## run A
Design SimpleCPU, start of the top module:
module SimpleCPU(clk, rst, data_fromRAM, wrEn, addr_toRAM, data_toRAM, pCounter);
parameter SIZE = 10;
input clk, rst;
input wire [31:0] data_fromRAM;
output reg wrEn;
output reg [SIZE-1:0] addr_toRAM;
output reg [31:0] data_toRAM;
output reg [SIZE-1:0] pCounter;
reg [ 3:0] opcode, opcodeNext;
reg [13:0] operand1, operand2, operand1Next, operand2Next;
reg [SIZE-1:0]   pCounterNext;
reg [31:0] num1, num2, num1Next, num2Next;
reg [ 3:0] state, stateNext;
always @(posedge clk)begin
	state    <= stateNext;
	pCounter <= pCounterNext;
	opcode   <= opcodeNext;
	operand1 <= operand1Next;
	operand2 <= operand2Next;
	num1     <= num1Next;
	num2     <= num2Next;
end
always @*begin
	stateNext    = state;
	pCounterNext = pCounter;
	opcodeNext   = opcode;
	operand1Next = operand1;
	operand2Next = operand2;
	num1Next     = num1;
	num2Next     = num2;
	addr_toRAM   = 0;
	wrEn         = 0;
	data_toRAM   = 0;
if(rst)
	begin
	stateNext    = 0;
	pCounterNext = 0;
	opcodeNext   = 0;
	operand1Next = 0;
	operand2Next = 0;
	num1Next     = 0;
	num2Next     = 0;
	addr_toRAM   = 0;
	wrEn         = 0;
	data_toRAM   = 0;
	end
else 
	case(state)                       
		0: begin											 
			pCounterNext = pCounter;
			opcodeNext   = opcode;
			operand1Next = 0;
			operand2Next = 0;
			addr_toRAM   = pCounter;
			num2Next     = 0;
			wrEn         = 0;
			data_toRAM   = 0;
			stateNext    = 1;
		end 
		1:begin                    
			pCounterNext = pCounter;
			opcodeNext   = {data_fromRAM[28], data_fromRAM[31:29]};
			operand1Next = data_fromRAM[27:14];
			operand2Next = data_fromRAM[13:0];
			addr_toRAM   = operand1Next;
			num1Next     = data_fromRAM;
			wrEn         = 0;
			data_toRAM   = 0;
			if( {data_fromRAM[28], data_fromRAM[31:29]} == 4'b0101 ) 	begin
				stateNext = 5;
				addr_toRAM = data_fromRAM[13:0];
				num1Next = operand1;
			end
  ...
For scale: about 5300 cells after synthesis, about 90 flip-flops, ~41000 um^2 of cells after synthesis.
==> flow/config.mk <==
export PLATFORM = sky130hd
export DESIGN_NAME = SimpleCPU
export DESIGN_NICKNAME = SimpleCPU
export VERILOG_FILES = /design/flow/design.v
export SDC_FILE = /design/flow/constraint.sdc
export NUM_CORES = 4
export LEC_CHECK = 0
export CAP_MARGIN = 20
export CORE_MARGIN = 2
export CORE_UTILIZATION = 65
export HOLD_SLACK_MARGIN = -0.08
export SETUP_SLACK_MARGIN = -0.79
export SLEW_MARGIN = 20
export TNS_END_PERCENT = 5
==> flow/constraint.sdc <==
create_clock -name core_clock -period 10.9 [get_ports {clk}]
set_input_delay 2.1800 -clock core_clock [delete_from_list [all_inputs] [get_ports {clk}]]
set_output_delay 2.1800 -clock core_clock [all_outputs]
set_load 0.01 [all_outputs]
run.sh (not shown) runs the stock make flow with config.mk's settings and CLKGATE_MAP_FILE=.
For run A, the flow was terminated by a tool error in global routing and produced no final design.
Input-level comparison between run B and run A:
Settings: a deleted SETUP_SLACK_MARGIN that had been -0.79; a change of CORE_UTILIZATION from 65 to 40; a deleted HOLD_SLACK_MARGIN that had been -0.08; a deleted TNS_END_PERCENT that had been 5; a change of the clock period (ns, I/O delays scaled along) from 10.9 to 14.0.
==> results <==
From run A to run B the numbers moved as follows: number of placement rows increased about 28%; effective utilization at floorplan -25 points.
Run B: PASS, flow complete, no timing, DRC or antenna violations
Row placer's final routability congestion estimate: run B lower / run A higher
--- input diff run B..run C ---
Settings: CORE_UTILIZATION now 63, was 40; SETUP_SLACK_MARGIN now 2.15, previously not set.
Findings:
| total core area | run C vs run B | better |. For run C, the flow was terminated by a tool error in global routing and produced no final design. Run C gives more total setup buffers inserted after CTS than run B did. Sort run C and run B by placement-stage cell area, ascending, and run C comes first. Per the comparison of run C with run B, floorplan die height fell 65 um; estimated wirelength of the detail-placed design fell about 16%; synthesized flop and latch total about even. Floorplan check, run C vs run B: die outline smaller in run C.
diff inputs: run C => run D
Settings: GPL_ROUTABILITY_DRIVEN newly set to 0; CTS_CLUSTER_DIAMETER newly set to 325; MAX_ROUTING_LAYER newly set to met4; CORE_UTILIZATION changed from 63 to 40; MIN_ROUTING_LAYER newly set to met2; SETUP_SLACK_MARGIN removed (was 2.15).
## What came out
- Relative to run C, the placeable core region measured on run D has increased by more than half.
- Run D never completed, since it errored out during global routing.
- Re post-synthesis compound-gate area fraction: no difference whatsoever between run C and run D.
- Compared with run C, in run D post-synthesis instance total now sits at about the same level; chip area now sits higher; area of the synthesized netlist per yosys stat now sits at about the same level.
[inputs] run E vs run D
Settings: setting ABC_AREA to 1 for the first time; removing MAX_ROUTING_LAYER (formerly met4); removing MIN_ROUTING_LAYER (formerly met2); setting PLACE_DENSITY_LB_ADDON to 0.03 for the first time; setting CTS_CLUSTER_SIZE to 98 for the first time; removing GPL_ROUTABILITY_DRIVEN (formerly 0); setting SETUP_SLACK_MARGIN to 3.85 for the first time; changing CTS_CLUSTER_DIAMETER from 325 to 232; setting TNS_END_PERCENT to 10 for the first time; changing CORE_MARGIN from 2 to 7.
Flow for run D halted at global routing, error code GRT-0116. Run E ran to completion and came out clean on the timing, design-rule and antenna checks. Run E against run D: total placed instance area increased 3.7%; average size of a mapped cell decreased 15%; and-or/or-and share of the synthesized area decreased 2.9 points; standard cell core area increased about 4%; mux cell area share after synthesis decreased 4.7 points. Run E falls short of run D in area after synthesis. Taking run D as the reference, in run E floorplan core density picked up an extra 0.22 points; number of buffers inserted by post-CTS setup repair picked up an extra 32; total of buffers placed on input and output ports neither gained nor lost much; HPWL after detailed placement picked up an extra 12%.
Modified inputs, run F compared to run E
Settings: ABC_AREA removed (was 1); CORE_UTILIZATION changed from 40 to 52; CTS_CLUSTER_DIAMETER removed (was 232); CTS_CLUSTER_SIZE removed (was 98); PLACE_DENSITY_LB_ADDON removed (was 0.03); SETUP_SLACK_MARGIN removed (was 3.85); CORE_MARGIN changed from 7 to 2; TNS_END_PERCENT removed (was 10).
## What came out
Comparing run E against run F, there is no change at all in number of buffers inserted for hold repair after clock tree synthesis. Fill cell instance count of the final layout (run E / run F): 1.6. Run F ran in full, but the layout does not pass; the checks complain about setup timing. NOTE: amount of wire on met3 after detailed routing in run F exceeds that of run E.


## build 32
Starting RTL as in the previous note.
Settings: LEC_CHECK=0, CAP_MARGIN=20, CORE_MARGIN=2, CORE_UTILIZATION=65, CTS_CLUSTER_DIAMETER=334, SETUP_SLACK_MARGIN=-0.79, SLEW_MARGIN=20; clock period 10.9 ns.
In the summary table, build 32 is marked failed, with error GRT-0232 raised in 5_1_grt.
Input changes introduced in build 91 (baseline for comparison: build 32):
Settings: SETUP_SLACK_MARGIN now 3.2, was -0.79; CORE_UTILIZATION now 60, was 65; CTS_CLUSTER_DIAMETER no longer set, was 334.
Results
- Build 91 did not finish: a tool error stopped it during 5_1_grt.
- Sort build 32 and build 91 by x dimension of the die desc -> top: build 91
- Compared with build 32, in build 91 number of cell rows saw an increase; vertical die size went up; cell count in the Yosys report saw little to no change.
- Going from build 32 to build 91, netlist area before placement essentially unchanged; placeable core region went up by about 9%; synthesized instance count held; worst setup slack before clock tree synthesis lower; basic-gate share of the synthesized area counting and, or, nand and nor cells level.
- Looking at instance count after placement with tap cells included, build 91 sits above build 32.
- Build 91: starting density of the core lower than build 32
Here is what was changed in the inputs of build 96 compared with build 91.
Settings: changing SETUP_SLACK_MARGIN from 3.2 to -0.79; changing CORE_UTILIZATION from 60 to 61; setting TNS_END_PERCENT to 5 for the first time.
==> results <==
Build 96: flow complete, layout not clean; failing: max-capacitance violations, max-slew violations, negative setup slack
Build 91: it failed during 5_1_grt, and the tool reported GRT-0232.
[compare] base=build 91 new=build 96: synthesized cell area roughly the same; die height lower; die boundary width lower; cell count after placement roughly the same.
Build 96 vs. build 91: number of buffers inserted by post-CTS setup repair fell by 43, share of async-settable or async-resettable flops after synthesis roughly the same.


SimpleCPU again, from the RTL that the note above started with.
export LEC_CHECK = 0
export CAP_MARGIN = 5
export CELL_PAD_IN_SITES_GLOBAL_PLACEMENT = 2
export CORE_ASPECT_RATIO = 0.83
export CORE_MARGIN = 2
export CORE_UTILIZATION = 28
export GPL_ROUTABILITY_DRIVEN = 1
export GPL_TIMING_DRIVEN = 0
export PLACE_DENSITY_LB_ADDON = 0.12
export SETUP_SLACK_MARGIN = 0.36
export SLEW_MARGIN = 30
export TNS_END_PERCENT = 30
create_clock -name core_clock -period 8.92 [get_ports {clk}]
The first run finished but fails on setup timing.
Next try:
- CAP_MARGIN: 5 -> 20
- CELL_PAD_IN_SITES_GLOBAL_PLACEMENT: 2 -> default
- CORE_ASPECT_RATIO: 0.83 -> default
- CORE_UTILIZATION: 28 -> 60
- GPL_ROUTABILITY_DRIVEN: 1 -> default
- GPL_TIMING_DRIVEN: 0 -> default
- PLACE_DENSITY_LB_ADDON: 0.12 -> default
- SETUP_SLACK_MARGIN: 0.36 -> -0.95
- SLEW_MARGIN: 30 -> 20
- TNS_END_PERCENT: 30 -> default
- clock period: 8.92 -> 10.9 ns (I/O delays scaled with it)
=> The new run completed and failed the layout checks on setup timing; worst setup slack improves by 1.7 ns; power came out lower by 27%; utilization increases by 35 points; clock-buffer cell count fell by 1; global-route usage came out higher by 22 points.
Next try:
- CORE_UTILIZATION: 60 -> 66
- CTS_CLUSTER_DIAMETER: default -> 334
- SETUP_SLACK_MARGIN: -0.95 -> -0.79
Outcome: With this change the flow died in 5_1_grt with GRT-0232. Die size falls by a little under a tenth. Area after synthesis does not change. Synthesized cell count is unchanged.
Next try:
- CORE_UTILIZATION: 66 -> 65
- CTS_CLUSTER_DIAMETER: 334 -> default
- MAX_ROUTING_LAYER: default -> met4
- TNS_END_PERCENT: default -> 5
The new run aborted during 5_2_route (DRT-0255); die size increases by 1.5%; synthesized area stays the same; synthesized cell count stays the same.
Next try:
- CORE_UTILIZATION: 65 -> 40
- MIN_ROUTING_LAYER: default -> met2
- SETUP_SLACK_MARGIN: -0.79 -> default
- TNS_END_PERCENT: 5 -> default
- clock period: 10.9 -> 14.0 ns (I/O delays scaled with it)
Now the flow died in 5_1_grt. Area after synthesis stays the same. Die area increases by 61%. Synthesized cell count is unchanged.
Power and IR drop assume default switching activity.
